Design top, start of the top module:
module top#(parameter m = 7)(
    input clk,
    input signed [m-1:0]noise_in,
    output reg signed [2*m-1:0]filter_out
);
    localparam signed [m-1:0] tap0 = 5;
    localparam signed [m-1:0] tap1 = 8;
    localparam signed [m-1:0] tap2 = 11;
    localparam signed [m-1:0] tap3 = 15;
    localparam signed [m-1:0] tap4 = 17;
    localparam signed [m-1:0] tap5 = 18;
    localparam signed [m-1:0] tap6 = 17;
    localparam signed [m-1:0] tap7 = 15;
    localparam signed [m-1:0] tap8 = 11;
    localparam signed [m-1:0] tap9 = 8;
    localparam signed [m-1:0] tap10 = 5;
    reg signed [m-1:0] register_0;
    reg signed [m-1:0] register_1;
    reg signed [m-1:0] register_2;
    reg signed [m-1:0] register_3;
    reg signed [m-1:0] register_4;
    reg signed [m-1:0] register_5;
    reg signed [m-1:0] register_6;
    reg signed [m-1:0] register_7;
    reg signed [m-1:0] register_8;
    reg signed [m-1:0] register_9;
    always@(posedge clk) begin
        register_0 <= noise_in;
        register_1 <= register_0;
        register_2 <= register_1;
        register_3 <= register_2;
        register_4 <= register_3;
        register_5 <= register_4;
        register_6 <= register_5;
        register_7 <= register_6;
        register_8 <= register_7;
  ...
Size: about 910 cells after synthesis, about 84 flip-flops, ~22 I/O pins, about 9400 µm² of cells after synthesis.
clock: 4.78 ns
lec_check: 0
abc_area: 1
cap_margin: 0
core_margin: 2
core_utilization: 72
cts_cluster_diameter: 359
cts_cluster_size: 23
hold_slack_margin: 0.29
setup_slack_margin: -0.24
slew_margin: 20
run.sh (not shown) runs the stock make flow with config.mk's settings and CLKGATE_MAP_FILE=.
The baseline produced a layout that fails on negative setup slack.
Edit:
Settings changed: ABC_AREA 1 to default, CAP_MARGIN 0 to 20, CORE_UTILIZATION 72 to 40, CTS_CLUSTER_DIAMETER 359 to default, CTS_CLUSTER_SIZE 23 to default, HOLD_SLACK_MARGIN 0.29 to default, SETUP_SLACK_MARGIN -0.24 to default.
Clock period 4.78 ns to 8.6 ns, I/O delays scaled along.
Outcome: This time the run passed the timing, DRC and antenna checks. Wire length went down by about 27%. Final area goes down by about 10%. Non-clock buffer count is lower by 101. Count of clock-buffer cells in the layout increases by 1. Critical path depth fell by 2. Worst setup slack gets better by 2.3 ns. Die size rises by about 70%. Synthesized area shrinks by 1.9%.
Edit:
Settings changed: ABC_AREA from default to 1, CAP_MARGIN 20 to 40, CORE_UTILIZATION 40 to 72, CTS_CLUSTER_DIAMETER from default to 280, CTS_CLUSTER_SIZE from default to 16, SETUP_SLACK_MARGIN from default to -0.3.
Clock period 8.6 ns to 4.87 ns, I/O delays scaled along.
Result:
- With this change the flow completed, yet does not pass: negative setup slack
- area after synthesis climbs by 1.9%
- routed wire length climbs by 34%
- utilization climbs by 43 points
- count of clock-buffer cells in the layout climbs by 2
- cell area climbs by 11%
Edit:
Settings changed: ABC_AREA 1 to default, CAP_MARGIN 40 to 20, CTS_CLUSTER_DIAMETER 280 to default, CTS_CLUSTER_SIZE 16 to 19, SETUP_SLACK_MARGIN -0.3 to default.
Clock period 4.87 ns to 5.9 ns, I/O delays scaled along.
After rerunning: The changed run produced a layout that fails on negative setup slack; area after synthesis is lower by about 1.9%; global-route usage is lower by 1.1 points; synthesized cell count is lower by 7.9%; clock-buffer cell count is lower by 1; critical path depth is lower by 1; via count is lower by about 6%.

---

Starting RTL as in the previous note.
Settings: LEC_CHECK=0, ABC_AREA=0, CAP_MARGIN=30, CELL_PAD_IN_SITES_DETAIL_PLACEMENT=1, CELL_PAD_IN_SITES_GLOBAL_PLACEMENT=3, CORE_ASPECT_RATIO=1.15, CORE_MARGIN=2, CORE_UTILIZATION=36, CTS_CLUSTER_DIAMETER=94, CTS_CLUSTER_SIZE=43, GPL_ROUTABILITY_DRIVEN=1, HOLD_SLACK_MARGIN=0.07, MAX_ROUTING_LAYER=met4, MIN_ROUTING_LAYER=met2, SLEW_MARGIN=0; clock period 12.5 ns.
Edit:
- ABC_AREA: 0 -> not set
- CAP_MARGIN: 30 -> 5
- CELL_PAD_IN_SITES_DETAIL_PLACEMENT: 1 -> not set
- CELL_PAD_IN_SITES_GLOBAL_PLACEMENT: 3 -> not set
- CORE_ASPECT_RATIO: 1.15 -> not set
- CORE_UTILIZATION: 36 -> 72
- CTS_CLUSTER_DIAMETER: 94 -> not set
- CTS_CLUSTER_SIZE: 43 -> 19
- GPL_ROUTABILITY_DRIVEN: 1 -> not set
- HOLD_SLACK_MARGIN: 0.07 -> not set
- MAX_ROUTING_LAYER: met4 -> not set
- MIN_ROUTING_LAYER: met2 -> not set
- SETUP_SLACK_MARGIN: not set -> 0.5
- SLEW_MARGIN: 0 -> 20
- clock period: 12.5 -> 5.75 ns (I/O delays scaled with it)
The changed run finished with negative setup slack left. Design area came out higher by 8.2%. Cell count falls by 4.7%. First-iteration DRC count decreases by 51%. Worst setup slack got worse by 4100 ps. Non-clock buffer count rises by 90. Global-route usage grows by 4.0 points. Area after synthesis stays the same. Wire length decreases by 11%.
Edit:
- ABC_AREA: not set -> 1
- CAP_MARGIN: 5 -> 20
- CTS_CLUSTER_DIAMETER: not set -> 98
- CTS_CLUSTER_SIZE: 19 -> 23
- SETUP_SLACK_MARGIN: 0.5 -> -0.24
- clock period: 5.75 -> 4.78 ns (I/O delays scaled with it)
=>
- The new run finished but failed the layout checks on negative setup slack
- setup slack loses 800 ps
- first-iteration DRC count increases by 37%
- clock-buffer cell count goes down by 2
- clock skew drops by 3.6 ps
- area after synthesis goes up by 1.9%
- cell count is higher by 7.5%
- via count climbs by 9.1%
- non-clock buffer count increases by 13
- die area went up by 1.8%
- global-route usage grows by 2.1 points
